==> exp/lagoon: inputs <==
// riscv_cpu
module riscv_cpu(
	input  rst,
	input  clk,
	output reg [31:0] PC,
	output Inst_Req_Valid,
	input Inst_Req_Ack,
	input  [31:0] Instruction,
	input Inst_Valid,
	output Inst_Ack,
	output [31:0] Address,
	output MemWrite,
	output [31:0] Write_data,
	output [3:0] Write_strb,
	output MemRead,
	input Mem_Req_Ack,
	input  [31:0] Read_data,
	input Read_data_Valid,
	output Read_data_Ack
);
==> flow/config.mk <==
export PLATFORM = sky130hd
export DESIGN_NAME = riscv_cpu
export DESIGN_NICKNAME = riscv_cpu
export VERILOG_FILES = /design/flow/design.v
export SDC_FILE = /design/flow/constraint.sdc
export NUM_CORES = 4
export LEC_CHECK = 0
export ABC_AREA = 1
export CAP_MARGIN = 20
export CORE_ASPECT_RATIO = 0.5
export CORE_MARGIN = 2
export CORE_UTILIZATION = 72
export CTS_CLUSTER_DIAMETER = 394
export CTS_CLUSTER_SIZE = 98
export SLEW_MARGIN = 20
export TNS_END_PERCENT = 5
==> flow/constraint.sdc <==
create_clock -name core_clock -period 2.71 [get_ports {clk}]
set_input_delay 0.5420 -clock core_clock [delete_from_list [all_inputs] [get_ports {clk}]]
set_output_delay 0.5420 -clock core_clock [all_outputs]
set_load 0.01 [all_outputs]
run.sh (not shown) runs the stock make flow with config.mk's settings and CLKGATE_MAP_FILE=.
==> exp/fjord (differences from exp/lagoon) <==
==> flow/config.mk (replaced) <==
export PLATFORM = sky130hd
export DESIGN_NAME = riscv_cpu
export DESIGN_NICKNAME = riscv_cpu
export VERILOG_FILES = /design/flow/design.v
export SDC_FILE = /design/flow/constraint.sdc
export NUM_CORES = 4
export LEC_CHECK = 0
export CAP_MARGIN = 20
export CORE_MARGIN = 2
export CORE_UTILIZATION = 40
export SLEW_MARGIN = 20
==> flow/constraint.sdc (replaced) <==
create_clock -name core_clock -period 8.5 [get_ports {clk}]
set_input_delay 1.7000 -clock core_clock [delete_from_list [all_inputs] [get_ports {clk}]]
set_output_delay 1.7000 -clock core_clock [all_outputs]
set_load 0.01 [all_outputs]
==> exp/amber (differences from exp/lagoon) <==
==> flow/config.mk (replaced) <==
export PLATFORM = sky130hd
export DESIGN_NAME = riscv_cpu
export DESIGN_NICKNAME = riscv_cpu
export VERILOG_FILES = /design/flow/design.v
export SDC_FILE = /design/flow/constraint.sdc
export NUM_CORES = 4
export LEC_CHECK = 0
export CAP_MARGIN = 20
export CORE_MARGIN = 2
export CORE_UTILIZATION = 59
export SETUP_SLACK_MARGIN = 1.49
export SLEW_MARGIN = 20
==> flow/constraint.sdc (replaced) <==
create_clock -name core_clock -period 5.72 [get_ports {clk}]
set_input_delay 1.1440 -clock core_clock [delete_from_list [all_inputs] [get_ports {clk}]]
set_output_delay 1.1440 -clock core_clock [all_outputs]
set_load 0.01 [all_outputs]
==> qor summary <==
Total area of sequential cells: exp/amber 36,400 sq um; exp/lagoon -; exp/fjord 36,400 sq um
Stages on the worst setup path: exp/amber 35; exp/lagoon -; exp/fjord 25
Worst Setup Slack post-DPL: exp/amber -999 ps; exp/lagoon -2150 ps; exp/fjord 971 ps
Final Total Pwr: exp/amber 0.0250 W; exp/lagoon -; exp/fjord 0.0159 W
Maximum frequency from static timing analysis: exp/amber 0.153 GHz; exp/lagoon -; exp/fjord 0.128 GHz
Actual transition at the worst max-transition pin: exp/amber 1250 ps; exp/lagoon -; exp/fjord 1310 ps
Placed wire-length estimate after detailed placement: exp/amber 221,000 um; exp/lagoon 222,000 um; exp/fjord 213,000 um
Setup crit end kind: exp/amber flip-flop; exp/lagoon -; exp/fjord flip-flop
CP Buf/Inv Count: exp/amber 12; exp/lagoon -; exp/fjord 2
Critical register-to-register path endpoint: exp/amber PC[14]; exp/lagoon -; exp/fjord PC[17]
Post-DR wirelength/cell: exp/amber 40.5 um; exp/lagoon -; exp/fjord 38.2 um
Total negative slack: exp/amber -24,640 ps; exp/lagoon -; exp/fjord 0 ps
Net switching component of the power: exp/amber 0.00746 W; exp/lagoon -; exp/fjord 0.00459 W
Router iterations before antenna repair: exp/amber 10; exp/lagoon -; exp/fjord 8
Final setup vio count: exp/amber 32; exp/lagoon -; exp/fjord 0
Outcome: exp/amber complete, but fails checks; exp/lagoon aborted with a tool error; exp/fjord no timing/DRC/antenna violations
Stage where the flow stopped: exp/amber -; exp/lagoon 5_1_grt; exp/fjord -
Layout check failures: exp/amber setup timing; exp/lagoon -; exp/fjord -
Biggest consumer: exp/amber sequential cells; exp/lagoon -; exp/fjord sequential cells
Highest routed layer: exp/amber met5; exp/lagoon -; exp/fjord met5
Clk. pwr: exp/amber 0.00883 W; exp/lagoon -; exp/fjord 0.00610 W
Synthesized netlist cell count: exp/amber 5,784; exp/lagoon 9,329; exp/fjord 5,784
Crit-path most repeated cell: exp/amber sky130_fd_sc_hd__buf_6; exp/lagoon -; exp/fjord sky130_fd_sc_hd__nor2_1
Area fraction of clock buffers and clock inverters: exp/amber 0.0475; exp/lagoon -; exp/fjord 0.0551
Number of endpoints with negative hold slack in the final report: exp/amber 0; exp/lagoon -; exp/fjord 0
Worst-path clk slew: exp/amber 60 ps; exp/lagoon -; exp/fjord 70 ps
Hold-critical path endpoint: exp/amber Control.current_state[8]; exp/lagoon -; exp/fjord Control.current_state[8]


==> v20 <==
Starting RTL as in the previous note.
make LEC_CHECK=0 CAP_MARGIN=20 CORE_MARGIN=2 CORE_UTILIZATION=57 CTS_CLUSTER_SIZE=34 HOLD_SLACK_MARGIN=0.27 PLACE_DENSITY_LB_ADDON=0.03 SETUP_SLACK_MARGIN=1.37 SLEW_MARGIN=20 TNS_END_PERCENT=60 finish   # period 4.7 ns
==> v21 (differences from v20) <==
CORE_UTILIZATION = 64   (was 57)
CTS_CLUSTER_SIZE = default   (was 34)
HOLD_SLACK_MARGIN = default   (was 0.27)
MAX_ROUTING_LAYER = met4   (was default)
PLACE_DENSITY_LB_ADDON = default   (was 0.03)
SETUP_SLACK_MARGIN = -0.38   (was 1.37)
TNS_END_PERCENT = default   (was 60)
==> flow/constraint.sdc (replaced) <==
create_clock -name core_clock -period 5.72 [get_ports {clk}]
set_input_delay 1.1440 -clock core_clock [delete_from_list [all_inputs] [get_ports {clk}]]
set_output_delay 1.1440 -clock core_clock [all_outputs]
set_load 0.01 [all_outputs]
==> v24 (differences from v20) <==
CORE_UTILIZATION = 31   (was 57)
CTS_CLUSTER_SIZE = default   (was 34)
HOLD_SLACK_MARGIN = default   (was 0.27)
PLACE_DENSITY_LB_ADDON = default   (was 0.03)
SETUP_SLACK_MARGIN = default   (was 1.37)
TNS_END_PERCENT = default   (was 60)
==> flow/constraint.sdc (replaced) <==
create_clock -name core_clock -period 8.04 [get_ports {clk}]
set_input_delay 1.6080 -clock core_clock [delete_from_list [all_inputs] [get_ports {clk}]]
set_output_delay 1.6080 -clock core_clock [all_outputs]
set_load 0.01 [all_outputs]
==> qor.rpt <==
CRITICAL PATH
--------------------------------------------------------------------------
Cell with the biggest individual delay on the critical path .      or4bb_1
Data required, critical path ................................      5.43 ns
Setup CP Type ............................................... flop to flop

STATUS
--------------------------------------------------------------------------
Layout Check Failures ....................................... setup timing
Outcome ..................................................... failed layout checks

CLOCK NETWORK
--------------------------------------------------------------------------
Number of buffers inserted to repair setup after CTS ........           64
Clock slew at reported path FFs .............................      0.06 ns

POWER AND IR DROP
--------------------------------------------------------------------------
Max IR drop VDD .............................................       465 uV
Clk pwr .....................................................      10.9 mW
Pleak .......................................................      34.2 nW

TIMING
--------------------------------------------------------------------------
Final setup vio count .......................................           54
Final worst setup slack .....................................     -1.79 ns

CELLS AND AREA
--------------------------------------------------------------------------
Count of plain and timing-repair buffers in the layout ......         1480
Clock buffer and inverter area fraction after layout ........       0.0465

DRT
--------------------------------------------------------------------------
Total length of routed met3 wires ...........................      57.4 mm

FLOORPLANNING
--------------------------------------------------------------------------
DIE WIDTH ...................................................       360 um

(the above is from v20)
==> qor.rpt <==
PLACE
-----------------------------------------------------------------------
Number of I/O port buffers ...............................          172
Placed inst area .........................................    82100 um2

SYNTH
-----------------------------------------------------------------------
EDFF count, synth ........................................         1120
Most frequent cell after synthesis .......................       nor2_1
Cell Type Count ..........................................          108
Yosys adder share ........................................       0.0224

GRT
-----------------------------------------------------------------------
Total global routing track utilization ...................        0.766
Met1 usage in global routing .............................        0.762
Met3 global-route usage ..................................        0.600

FLOORPLANNING
-----------------------------------------------------------------------
DIE WIDTH ................................................       340 um
Number of ports placed on the die boundary ...............          175
Fraction of the core area occupied by cells at floorplan .        0.643

STATUS
-----------------------------------------------------------------------
Outcome .................................................. did not finish
Failing step .............................................      5_1_grt
First error message ...................................... [ERROR GRT-0116] Global routing finished with congestion. Check the congestion regions in the DRC Viewer.

CLOCK NETWORK
-----------------------------------------------------------------------
Number of buffers inserted to repair setup after CTS .....           60

(the above is from v21)
==> qor.rpt <==
POWER AND IR DROP
--------------------------------------------------------------------------
Pleak .......................................................      28.0 nW
Max IR drop VDD .............................................       216 uV

CRITICAL PATH
--------------------------------------------------------------------------
Cell with the biggest individual delay on the critical path .        or4_4
Setup CP Type ............................................... flop to flop

STATUS
--------------------------------------------------------------------------
Outcome ..................................................... finished clean

CLOCK NETWORK
--------------------------------------------------------------------------
Number of buffers inserted to repair setup after CTS ........            0

FLOORPLANNING
--------------------------------------------------------------------------
DIE WIDTH ...................................................       486 um

TIMING
--------------------------------------------------------------------------
Final setup vio count .......................................            0
Final worst setup slack .....................................     0.506 ns

(the above is from v24)


==> job 4951: inputs <==
Starting RTL as in the previous note.
// riscv_cpu
module riscv_cpu(
	input  rst,
	input  clk,
	output reg [31:0] PC,
	output Inst_Req_Valid,
	input Inst_Req_Ack,
	input  [31:0] Instruction,
	input Inst_Valid,
	output Inst_Ack,
	output [31:0] Address,
	output MemWrite,
	output [31:0] Write_data,
	output [3:0] Write_strb,
	output MemRead,
	input Mem_Req_Ack,
	input  [31:0] Read_data,
	input Read_data_Valid,
	output Read_data_Ack
);
clock: 7.02 ns
lec_check: 0
cap_margin: 20
core_margin: 2
core_utilization: 66
max_routing_layer: met4
setup_slack_margin: 0.83
slew_margin: 20
==> job 2088 (differences from job 4951) <==
- ABC_AREA: not set -> 1
- CAP_MARGIN: 20 -> 30
- CELL_PAD_IN_SITES_DETAIL_PLACEMENT: not set -> 1
- CELL_PAD_IN_SITES_GLOBAL_PLACEMENT: not set -> 3
- CORE_ASPECT_RATIO: not set -> 1.35
- CORE_MARGIN: 2 -> 3
- CORE_UTILIZATION: 66 -> 68
- MIN_ROUTING_LAYER: not set -> met2
- PLACE_DENSITY: not set -> 0.4
- SETUP_SLACK_MARGIN: 0.83 -> -0.2
==> flow/constraint.sdc (replaced) <==
create_clock -name core_clock -period 7.5 [get_ports {clk}]
set_input_delay 1.5000 -clock core_clock [delete_from_list [all_inputs] [get_ports {clk}]]
set_output_delay 1.5000 -clock core_clock [all_outputs]
set_load 0.01 [all_outputs]
==> job 4600 (differences from job 4951) <==
- CORE_UTILIZATION: 66 -> 40
- MAX_ROUTING_LAYER: met4 -> not set
- SETUP_SLACK_MARGIN: 0.83 -> not set
==> flow/constraint.sdc (replaced) <==
create_clock -name core_clock -period 5.92 [get_ports {clk}]
set_input_delay 1.1840 -clock core_clock [delete_from_list [all_inputs] [get_ports {clk}]]
set_output_delay 1.1840 -clock core_clock [all_outputs]
set_load 0.01 [all_outputs]
==> qor.tcl <==
set qor(outcome) {finished with violations}
set qor(check-failures) {setup timing}
set qor(synth_area_per_cell_um2) 12.5
set qor(setup-violations-final) 32
set qor(synthTopCellsByArea) {sky130_fd_sc_hd__edfxtp_1, sky130_fd_sc_hd__mux4_2, sky130_fd_sc_hd__nor2_1}
set qor(layout_setup_ws_ns) -0.541
set qor(grt.total_usage_pct) 35.4
set qor(gr-usage-met1_pct) 42.9
That was job 4600.
==> qor.tcl <==
set qor(synth_area_per_cell_um2) 7.99
set qor(synthTopCellsByArea) {sky130_fd_sc_hd__edfxtp_1, sky130_fd_sc_hd__nor2_1, sky130_fd_sc_hd__o21ai_0}
set qor(ys_ff) 1257
set qor(toolErrorMsg) {[ERROR GPL-0301] Utilization 154.722 % exceeds 100%.}
set qor(yosys_cell_types) 63
set qor(synth-async-reset-ratio_pct) 0
set qor(ys_chip_area_um2) 74600
set qor(failed_stage) {global placement without I/O}
set qor(outcome) {stopped before the end}
set qor(initCoreUtil_pct) 68.8
That was job 2088.
==> qor.tcl <==
set qor(toolErrorMsg) {[ERROR GRT-0116] Global routing finished with congestion. Check the congestion regions in the DRC Viewer.}
set qor(post_synth_and_or_nand_nor_area_fraction_pct) 12.1
set qor(failed_stage) {global routing}
set qor(globalRouteMet2Util_pct) 91.5
set qor(synthTopCellsByArea) {sky130_fd_sc_hd__edfxtp_1, sky130_fd_sc_hd__mux4_2, sky130_fd_sc_hd__nor2_1}
set qor(grt.total_usage_pct) 78.0
set qor(outcome) {stopped before the end}
That was job 4951.
Power is estimated from default activity; no workload was simulated.
